==> inputs of cedar <==
// main
module main(clk, rst, mem_rdata, mem_addr, mem_wdata, mem_we);
make LEC_CHECK=0 CAP_MARGIN=10 CORE_ASPECT_RATIO=0.85 CORE_MARGIN=2 CORE_UTILIZATION=72 CTS_CLUSTER_DIAMETER=88 HOLD_SLACK_MARGIN=-0.04 PLACE_DENSITY=0.64 SLEW_MARGIN=20 finish   # period 5.29 ns
run.sh (not shown) runs the stock make flow with config.mk's settings and CLKGATE_MAP_FILE=.
==> raven (differences from cedar) <==
- ABC_AREA: not set -> 1
- CAP_MARGIN: 10 -> 20
- CORE_ASPECT_RATIO: 0.85 -> not set
- CTS_CLUSTER_DIAMETER: 88 -> not set
- CTS_CLUSTER_SIZE: not set -> 100
- HOLD_SLACK_MARGIN: -0.04 -> not set
- PLACE_DENSITY: 0.64 -> not set
==> flow/constraint.sdc (replaced) <==
create_clock -name core_clock -period 4.93 [get_ports {clk}]
set_input_delay 0.9860 -clock core_clock [delete_from_list [all_inputs] [get_ports {clk}]]
set_output_delay 0.9860 -clock core_clock [all_outputs]
set_load 0.01 [all_outputs]
==> results.json <==
{
  "status": "failed layout checks",
  "so.violations": "negative setup slack",
  "synth-xor-area-share_pct": 0.559,
  "met3WireLength_microns": 7350,
  "top_layer_used": "met5",
  "setup_viol": 3,
  "avgViaCountPerCell": 7.92,
  "power_density_nw_per_um2": 298,
  "cp_num_cells": 17,
  "yosys_cells": 1192,
  "logic_gates": 933,
  "worst_slack_ns": -0.159,
  "synthDistinctLibCells": 94,
  "final-nonclk-buf-share_pct": 10.7
}
# the run above: cedar

==> results.json <==
{
  "synthDistinctLibCells": 53,
  "top_layer_used": "met4",
  "cp_num_cells": 24,
  "status": "failed layout checks",
  "logic_gates": 1069,
  "setup_viol": 3,
  "final-nonclk-buf-share_pct": 8.11,
  "worst_slack_ns": -0.118,
  "yosys_cells": 1488,
  "so.violations": "negative setup slack"
}
# the run above: raven


---

==> v19: inputs <==
Starting RTL as in the previous note.
==> flow/config.mk <==
export PLATFORM = sky130hd
export DESIGN_NAME = main
export DESIGN_NICKNAME = main
export VERILOG_FILES = /design/flow/design.v
export SDC_FILE = /design/flow/constraint.sdc
export NUM_CORES = 4
export LEC_CHECK = 0
export CAP_MARGIN = 20
export CORE_MARGIN = 2
export CORE_UTILIZATION = 72
export CTS_CLUSTER_SIZE = 57
export PLACE_DENSITY = 0.65
export SETUP_SLACK_MARGIN = 0.49
export SLEW_MARGIN = 20
==> flow/constraint.sdc <==
create_clock -name core_clock -period 3.78 [get_ports {clk}]
set_input_delay 0.7560 -clock core_clock [delete_from_list [all_inputs] [get_ports {clk}]]
set_output_delay 0.7560 -clock core_clock [all_outputs]
set_load 0.01 [all_outputs]
==> v2 (differences from v19) <==
==> flow/config.mk (replaced) <==
export PLATFORM = sky130hd
export DESIGN_NAME = main
export DESIGN_NICKNAME = main
export VERILOG_FILES = /design/flow/design.v
export SDC_FILE = /design/flow/constraint.sdc
export NUM_CORES = 4
export LEC_CHECK = 0
export ABC_AREA = 1
export CAP_MARGIN = 20
export CORE_MARGIN = 2
export CORE_UTILIZATION = 46
export CTS_CLUSTER_DIAMETER = 316
export CTS_CLUSTER_SIZE = 98
export PLACE_DENSITY = 0.38
export SLEW_MARGIN = 20
export TNS_END_PERCENT = 10
==> flow/constraint.sdc (replaced) <==
create_clock -name core_clock -period 5.5 [get_ports {clk}]
set_input_delay 1.1000 -clock core_clock [delete_from_list [all_inputs] [get_ports {clk}]]
set_output_delay 1.1000 -clock core_clock [all_outputs]
set_load 0.01 [all_outputs]
==> summary of the runs <==
v2 completed with no timing, DRC or antenna violations. v19 stopped in clock tree synthesis (4_1_cts) on DPL-0038.
Of v19 and v2, v2 has the higher synthesized cell count (gap 20%, measured against v2).
Against v19, the synthesized area of v2 is lower by 1.3%.
Against v2, the die area of v19 is smaller by about 34%.
==> figures <==
| quantity | v19 | v2 |
|---|---|---|
| Outcome | aborted with a tool error | complete, no violations |
| Last stage reached | clock tree synthesis (4_1_cts) | - |
| Row Count | 41 | 51 |
| Tally of unique sky130hd cells used after synthesis | 94 | 53 |
| Chip width | 118 um | 146 um |
| Chip area | 14000 um^2 | 21300 um^2 |
| Global placement routability congestion | 1.20 | 1.00 |
| Chip Height | 118 um | 146 um |
| Worst slack after detailed placement | -1.16 ns | 0.118 ns |
| Yosys chip area | 9400 um^2 | 9270 um^2 |
| Yosys adder share | 0.0530 | 0.0421 |
| Number of placed cells counting well taps | 1552 | 1781 |
| Core region area | 12700 um^2 | 19700 um^2 |
| Placement Cell Area | 11500 um^2 | 10000 um^2 |
| Total half-perimeter wirelength after legalization and detailed placement | 27600 um | 25200 um |
| Number of standard cells reported by yosys | 1192 | 1488 |
| Multiplexer share | 0.0714 | 0 |
| Core Density at Floorplan | 0.742 | 0.472 |
| Count of mapped cells out of synthesis | 1192 | 1488 |
| Top cell area share | 0.292 | 0.296 |
| Synthesized Nets | 1248 | 1536 |

---

==> v33: inputs <==
Starting RTL as in the previous note.
clock: 4.75 ns
lec_check: 0
abc_area: 0
cap_margin: 20
core_margin: 2
core_utilization: 68
cts_cluster_diameter: 204
cts_cluster_size: 39
setup_slack_margin: 1.33
slew_margin: 20
==> inputs of v37, as changes to v33 <==
==> flow/config.mk (replaced) <==
export PLATFORM = sky130hd
export DESIGN_NAME = main
export DESIGN_NICKNAME = main
export VERILOG_FILES = /design/flow/design.v
export SDC_FILE = /design/flow/constraint.sdc
export NUM_CORES = 4
export LEC_CHECK = 0
export ABC_AREA = 1
export CAP_MARGIN = 0
export CORE_MARGIN = 2
export CORE_UTILIZATION = 66
export CTS_CLUSTER_SIZE = 15
export SETUP_SLACK_MARGIN = -0.27
export SLEW_MARGIN = 20
==> flow/constraint.sdc (replaced) <==
create_clock -name core_clock -period 4.97 [get_ports {clk}]
set_input_delay 0.9940 -clock core_clock [delete_from_list [all_inputs] [get_ports {clk}]]
set_output_delay 0.9940 -clock core_clock [all_outputs]
set_load 0.01 [all_outputs]
==> inputs of v9, as changes to v33 <==
==> flow/config.mk (replaced) <==
export PLATFORM = sky130hd
export DESIGN_NAME = main
export DESIGN_NICKNAME = main
export VERILOG_FILES = /design/flow/design.v
export SDC_FILE = /design/flow/constraint.sdc
export NUM_CORES = 4
export LEC_CHECK = 0
export ABC_AREA = 1
export CAP_MARGIN = 20
export CORE_ASPECT_RATIO = 1.9
export CORE_MARGIN = 8
export CORE_UTILIZATION = 46
export CTS_CLUSTER_DIAMETER = 316
export CTS_CLUSTER_SIZE = 98
export PLACE_DENSITY = 0.38
export SLEW_MARGIN = 20
export TNS_END_PERCENT = 100
==> flow/constraint.sdc (replaced) <==
create_clock -name core_clock -period 5.5 [get_ports {clk}]
set_input_delay 1.1000 -clock core_clock [delete_from_list [all_inputs] [get_ports {clk}]]
set_output_delay 1.1000 -clock core_clock [all_outputs]
set_load 0.01 [all_outputs]
==> results <==
item                                                 v33                     v9                         v37
Cell Area, Placed                             10900 um^2             10000 um^2                  10100 um^2
Combinational gate area                                -              5510 um^2                   5460 um^2
Flops                                                  -                    137                         137
Total number of nets in the final design               -                   1593                        1608
Synthesized area                               9400 um^2              9270 um^2                   9270 um^2
Post-synthesis mux area share                      7.14%                     0%                          0%
Critical R2R Launch                                    -  CTRL.current_state[5]       CTRL.current_state[7]
Die y size                                        122 um                 212 um                      123 um
Status                                    did not finish  timing/DRC/antenna clean  complete, but fails checks
Stage where the flow stopped              global routing                      -                           -
Reasons for failing layout checks                      -                      -                setup timing
Hold Vio Cnt, Final                                    -                      0                           0
PwrDens                                                -            304 nW/um^2                 331 nW/um^2
Power in sequential cells                              -              0.00109 W                   0.00121 W
Combinational logic power                              -              0.00104 W                   0.00110 W
Pre-placement core utilization                     70.4%                  46.8%                       67.1%
Power figures rest on the tool's default switching activity, not on a simulated workload.
